==> flow/design.v (excerpt) <==
module tlb
(
    input  wire                      clk,
    input  wire [               18:0] s0_vppn    ,
    input  wire                       s0_va_bit12,
    input  wire [                9:0] s0_asid    ,
    output wire                       s0_found   ,
    output wire [$clog2(16)-1:0] s0_index   ,  
    output wire [               19:0] s0_ppn     ,
    output wire [                5:0] s0_ps      ,
    output wire [                1:0] s0_plv     ,
    output wire [                1:0] s0_mat     ,
    output wire                       s0_d       ,
    output wire                       s0_v       ,
    input  wire [               18:0] s1_vppn    ,
    input  wire                       s1_va_bit12,
    input  wire [                9:0] s1_asid    ,
    output wire                       s1_found   ,
    output wire [$clog2(16)-1:0] s1_index   ,
    output wire [               19:0] s1_ppn     ,
    output wire [                5:0] s1_ps      ,
    output wire [                1:0] s1_plv     ,
    output wire [                1:0] s1_mat     ,
    output wire                       s1_d       ,
    output wire                       s1_v       ,
    input  wire                      invtlb_valid,
    input  wire [               4:0] invtlb_op   ,
    input  wire                       we     ,
    input  wire [$clog2(16)-1:0] w_index,
    input  wire                       w_e    ,
    input  wire [               18:0] w_vppn ,
    input  wire [                5:0] w_ps   ,
    input  wire [                9:0] w_asid ,
    input  wire                       w_g    ,
    input  wire [               19:0] w_ppn0 ,
    input  wire [                1:0] w_plv0 ,
    input  wire [                1:0] w_mat0 ,
    input  wire                       w_d0   ,
    input  wire                       w_v0   ,
    input  wire [               19:0] w_ppn1 ,
  ...
For scale: roughly 11000 cells after synthesis, ~1400 flip-flops, about 330 I/O pins.
clock: 4.25 ns
lec_check: 0
abc_area: 1
cap_margin: 10
core_aspect_ratio: 0.92
core_margin: 2
core_utilization: 72
cts_cluster_diameter: 191
cts_cluster_size: 15
hold_slack_margin: -0.06
setup_slack_margin: -0.22
slew_margin: 20
run.sh (not shown) runs the stock make flow with config.mk's settings and CLKGATE_MAP_FILE=.
The baseline stopped in global routing (5_1_grt) (GRT-0232).
==> next run, changes <==
Settings changed: ABC_AREA 1 to not set, CAP_MARGIN 10 to 20, CORE_ASPECT_RATIO 0.92 to not set, CORE_UTILIZATION 72 to 61, CTS_CLUSTER_DIAMETER 191 to not set, CTS_CLUSTER_SIZE 15 to not set, HOLD_SLACK_MARGIN -0.06 to not set, SETUP_SLACK_MARGIN -0.22 to 0.3.
Clock period 4.25 ns to 9.89 ns, I/O delays scaled along.
With this change the flow produced a clean layout.
Die area climbs by 9.4%.
Synthesized cell count fell by 44%.
Synthesized area came out lower by 7.2%.
==> next run, changes <==
Settings changed: CAP_MARGIN 20 to 10, CORE_ASPECT_RATIO set to 0.92, CORE_UTILIZATION 61 to 72, CTS_CLUSTER_DIAMETER set to 376, CTS_CLUSTER_SIZE set to 15, SETUP_SLACK_MARGIN 0.3 to 1.17.
Clock period 9.89 ns to 4.55 ns, I/O delays scaled along.
Now the flow ended with an error in global routing (5_1_grt), error GRT-0232.
Area after synthesis stays the same.
Die size came out lower by 15%.
Synthesized cell count stays the same.
==> next run, changes <==
Settings changed: CAP_MARGIN 10 to 20, CORE_ASPECT_RATIO 0.92 to not set, CORE_UTILIZATION 72 to 66, CTS_CLUSTER_DIAMETER 376 to not set, CTS_CLUSTER_SIZE 15 to 61, SETUP_SLACK_MARGIN 1.17 to -0.52.
Clock period 4.55 ns to 5.49 ns, I/O delays scaled along.
Outcome: This time the run finished but fails on negative setup slack; synthesized cell count does not change; synthesized area stays the same; die size went up by 9.0%.

========
== exp/sierra ==
Starting RTL as in the previous note.
make LEC_CHECK=0 ABC_AREA=1 CAP_MARGIN=10 CORE_ASPECT_RATIO=0.92 CORE_MARGIN=2 CORE_UTILIZATION=72 CTS_CLUSTER_DIAMETER=376 CTS_CLUSTER_SIZE=15 HOLD_SLACK_MARGIN=0.28 SETUP_SLACK_MARGIN=-0.22 SLEW_MARGIN=20 finish   # period 4.55 ns
exp/sierra did not finish; the tool stopped in global routing (5_1_grt) with error GRT-0232.
Edits applied to the flow inputs when going from exp/sierra to exp/willow:
- a deleted HOLD_SLACK_MARGIN that had been 0.28
- a deleted CORE_ASPECT_RATIO that had been 0.92
- an added PLACE_DENSITY of 0.66
- a change of CTS_CLUSTER_SIZE from 15 to 61
- a change of SLEW_MARGIN from 20 to 30
- a change of SETUP_SLACK_MARGIN from -0.22 to 0.97
- a deleted CTS_CLUSTER_DIAMETER that had been 376
- a deleted ABC_AREA that had been 1
- a change of CAP_MARGIN from 10 to 20
- a change of the clock period (ns, I/O delays scaled along) from 4.55 to 5.62
### Flow results
Seen in the log of exp/willow: GRT-0232 during global routing (5_1_grt), after which the run never completed.
Note that the netlist area before placement recorded for exp/willow amounts to 0.928 times the value seen in exp/sierra.
exp/sierra → exp/willow: largest buffer count on any clock path flat, number of H-tree levels up 1, post-placement cell area down about 6%, die size down 7.1%.
Diff exp/sierra -> exp/willow | net count entering floorplan | down by more than a quarter
Measured against each other, exp/sierra and exp/willow differ in worst setup timing slack at the placement stage, the higher figure coming from exp/sierra.
The run showing the smaller synthesized chip area reported by yosys is exp/willow.
The area fraction in mux cells number comes out lower for exp/sierra vs exp/willow.
Summary: with exp/sierra as the reference, vertical die dimension in exp/willow moved up slightly.
#### Input delta (exp/juniper over exp/willow)
- changing CORE_UTILIZATION from 72 to 40
- changing SETUP_SLACK_MARGIN from 0.97 to 0.3
- removing PLACE_DENSITY (formerly 0.66)
- setting CELL_PAD_IN_SITES_GLOBAL_PLACEMENT to 1 for the first time
- changing SLEW_MARGIN from 30 to 20
- removing CTS_CLUSTER_SIZE (formerly 61)
- setting CELL_PAD_IN_SITES_DETAIL_PLACEMENT to 2 for the first time
- changing the clock period (ns, I/O delays scaled along) from 5.62 to 10.0
### Flow results
- exp/juniper: PASS, flow complete, no timing, DRC or antenna violations
- Die area of exp/juniper exceeds that of exp/willow by more than half.
- exp/juniper: HPWL after detailed placement higher than exp/willow
- Instance area at placement on exp/juniper is down relative to exp/willow.
- Going from exp/willow to exp/juniper, area after synthesis did not really move; synthesized cell count did not really move; last weighted congestion value of the routability-driven placer went down.
Setup changes, exp/juniper to exp/raven
- removing CELL_PAD_IN_SITES_GLOBAL_PLACEMENT (formerly 1)
- removing CELL_PAD_IN_SITES_DETAIL_PLACEMENT (formerly 2)
- changing SETUP_SLACK_MARGIN from 0.3 to -0.91
- changing the clock period (ns, I/O delays scaled along) from 10.0 to 9.89
Results
When exp/raven is set beside exp/juniper, its worst clock skew turns out to be 11 ps larger.
On combinational share of cell area, exp/raven and exp/juniper are basically level.
| exp/raven | all stages done | FAIL | setup timing |
Area of all placed cells without fillers (exp/raven vs. exp/juniper) decreases slightly

========
tlb again, from the RTL that the note above started with.
==> flow/config.mk <==
export PLATFORM = sky130hd
export DESIGN_NAME = tlb
export DESIGN_NICKNAME = tlb
export VERILOG_FILES = /design/flow/design.v
export SDC_FILE = /design/flow/constraint.sdc
export NUM_CORES = 4
export LEC_CHECK = 0
export ABC_AREA = 0
export CAP_MARGIN = 20
export CELL_PAD_IN_SITES_DETAIL_PLACEMENT = 2
export CELL_PAD_IN_SITES_GLOBAL_PLACEMENT = 2
export CORE_ASPECT_RATIO = 1.83
export CORE_MARGIN = 2
export CORE_UTILIZATION = 26
export CTS_CLUSTER_SIZE = 17
export GPL_ROUTABILITY_DRIVEN = 0
export MAX_ROUTING_LAYER = met4
export PLACE_DENSITY_LB_ADDON = 0.2
export SETUP_SLACK_MARGIN = 2.64
export SLEW_MARGIN = 20
==> flow/constraint.sdc <==
create_clock -name core_clock -period 16.6 [get_ports {clk}]
set_input_delay 3.3200 -clock core_clock [delete_from_list [all_inputs] [get_ports {clk}]]
set_output_delay 3.3200 -clock core_clock [all_outputs]
set_load 0.01 [all_outputs]
Edit:
ABC_AREA = unset   (was 0)
CELL_PAD_IN_SITES_DETAIL_PLACEMENT = unset   (was 2)
CELL_PAD_IN_SITES_GLOBAL_PLACEMENT = unset   (was 2)
CORE_ASPECT_RATIO = unset   (was 1.83)
CORE_UTILIZATION = 58   (was 26)
CTS_CLUSTER_SIZE = unset   (was 17)
GPL_ROUTABILITY_DRIVEN = unset   (was 0)
MAX_ROUTING_LAYER = unset   (was met4)
PLACE_DENSITY_LB_ADDON = unset   (was 0.2)
SETUP_SLACK_MARGIN = unset   (was 2.64)
clock period = 5.63 ns   (was 16.6 ns; I/O delays follow)
After rerunning: The changed run finished with setup timing left. Worst hold slack loses 0.053 ns. Clock skew shrinks by 0.015 ns. Via count increases by 15%. Flip-flop count does not change. Total power rose to 3.0 times its value. Combinational power came out higher to 3.7 times its value. Routed wire length came out lower by 19%. First-iteration DRC count rises to 2.5 times its value. Synthesized area does not change. Clock power grows to 2.8 times its value. Non-clock buffer count increases by 1388.
Edit:
CORE_UTILIZATION = 40   (was 58)
SETUP_SLACK_MARGIN = 0.3   (was unset)
clock period = 9.89 ns   (was 5.63 ns; I/O delays follow)
Effect: The new run passed the timing, design-rule and antenna checks. Sequential power fell by 43%. Final area falls by 11%. Via count drops by 9.9%. Die size grows by 44%. Synthesized area is unchanged. Total power went down by 43%. Utilization goes down by 30 points. Final cell count shrinks by 1.9%. Synthesized cell count does not change.
Edit:
CORE_MARGIN = 7   (was 2)
CORE_UTILIZATION = 72   (was 40)
CTS_CLUSTER_SIZE = 69   (was unset)
GPL_ROUTABILITY_DRIVEN = 0   (was unset)
GPL_TIMING_DRIVEN = 1   (was unset)
SETUP_SLACK_MARGIN = 1.06   (was 0.3)
SLEW_MARGIN = 40   (was 20)
clock period = 7.59 ns   (was 9.89 ns; I/O delays follow)
With this change the flow died in global routing (5_1_grt), error ODB-0269; synthesized area stays the same; synthesized cell count does not change; die size fell by well over a third.

========
Setup of P:
Starting RTL as in the previous note.
==> flow/design.v (excerpt) <==
module tlb
(
    input  wire                      clk,
    input  wire [               18:0] s0_vppn    ,
    input  wire                       s0_va_bit12,
    input  wire [                9:0] s0_asid    ,
    output wire                       s0_found   ,
    output wire [$clog2(16)-1:0] s0_index   ,  
    output wire [               19:0] s0_ppn     ,
    output wire [                5:0] s0_ps      ,
    output wire [                1:0] s0_plv     ,
    output wire [                1:0] s0_mat     ,
    output wire                       s0_d       ,
    output wire                       s0_v       ,
    input  wire [               18:0] s1_vppn    ,
    input  wire                       s1_va_bit12,
    input  wire [                9:0] s1_asid    ,
    output wire                       s1_found   ,
    output wire [$clog2(16)-1:0] s1_index   ,
    output wire [               19:0] s1_ppn     ,
    output wire [                5:0] s1_ps      ,
    output wire [                1:0] s1_plv     ,
    output wire [                1:0] s1_mat     ,
    output wire                       s1_d       ,
    output wire                       s1_v       ,
    input  wire                      invtlb_valid,
    input  wire [               4:0] invtlb_op   ,
    input  wire                       we     ,
    input  wire [$clog2(16)-1:0] w_index,
    input  wire                       w_e    ,
    input  wire [               18:0] w_vppn ,
    input  wire [                5:0] w_ps   ,
    input  wire [                9:0] w_asid ,
    input  wire                       w_g    ,
    input  wire [               19:0] w_ppn0 ,
    input  wire [                1:0] w_plv0 ,
    input  wire [                1:0] w_mat0 ,
    input  wire                       w_d0   ,
    input  wire                       w_v0   ,
    input  wire [               19:0] w_ppn1 ,
    input  wire [                1:0] w_plv1 ,
    input  wire [                1:0] w_mat1 ,
    input  wire                       w_d1   ,
    input  wire                       w_v1   ,
    input  wire [$clog2(16)-1:0] r_index,
    output wire                       r_e    ,
    output wire [               18:0] r_vppn ,
    output wire [                5:0] r_ps   ,
    output wire [                9:0] r_asid ,
  ...
make LEC_CHECK=0 ABC_AREA=0 CAP_MARGIN=35 CELL_PAD_IN_SITES_DETAIL_PLACEMENT=2 CELL_PAD_IN_SITES_GLOBAL_PLACEMENT=1 CORE_ASPECT_RATIO=1.18 CORE_MARGIN=6 CORE_UTILIZATION=37 CTS_CLUSTER_DIAMETER=100 CTS_CLUSTER_SIZE=77 GPL_ROUTABILITY_DRIVEN=0 HOLD_SLACK_MARGIN=-0.01 MIN_ROUTING_LAYER=met2 PLACE_DENSITY=0.9 SETUP_SLACK_MARGIN=0.79 SLEW_MARGIN=30 TNS_END_PERCENT=90 finish   # period 6.47 ns
No final results exist for P, since it was stopped by error GRT-0116 during 5_1_grt.
--- input diff P..Q ---
- clearing HOLD_SLACK_MARGIN, which used to be -0.01
- clearing PLACE_DENSITY, which used to be 0.9
- swapping 77 for 15 in CTS_CLUSTER_SIZE
- clearing CTS_CLUSTER_DIAMETER, which used to be 100
- clearing CELL_PAD_IN_SITES_DETAIL_PLACEMENT, which used to be 2
- clearing CORE_ASPECT_RATIO, which used to be 1.18
- swapping 0.79 for 1.17 in SETUP_SLACK_MARGIN
- swapping 6 for 2 in CORE_MARGIN
- swapping 37 for 72 in CORE_UTILIZATION
- clearing ABC_AREA, which used to be 0
- clearing CELL_PAD_IN_SITES_GLOBAL_PLACEMENT, which used to be 1
- swapping 30 for 20 in SLEW_MARGIN
- swapping 35 for 20 in CAP_MARGIN
- clearing GPL_ROUTABILITY_DRIVEN, which used to be 0
- clearing MIN_ROUTING_LAYER, which used to be met2
- clearing TNS_END_PERCENT, which used to be 90
- swapping 6.47 for 4.55 in the clock period (ns, I/O delays scaled along)
Status: Q FAILED at 5_1_grt (tool error). Q ends up with a H-tree depth that is 1 higher than in P. Floorplan check, Q vs P: die outline smaller in Q. Compared to P, Q has vertical die dimension about 35% lower. Q vs P: number of buffers added by the clock tree synthesis step up by more than 100%. Number of instances in the placed design: P and Q compared, lower one is Q.
The inputs of R differ from those of Q as listed below.
- CORE_UTILIZATION now 58, was 72
- CTS_CLUSTER_SIZE no longer set, was 15
- SETUP_SLACK_MARGIN no longer set, was 1.17
- the clock period (ns, I/O delays scaled along) now 5.62, was 4.55
Results
Completing all stages was not enough for R: its layout failed the final checks because of setup timing. Taking Q as the reference point, the number of cell rows of R rises by 11%. Die size is lower on Q. Comparing R with Q, the half-perimeter wire length of the detailed placement result came out essentially unchanged. R — placed instance count about 4% higher, Q as reference.
Power and IR drop assume default switching activity.
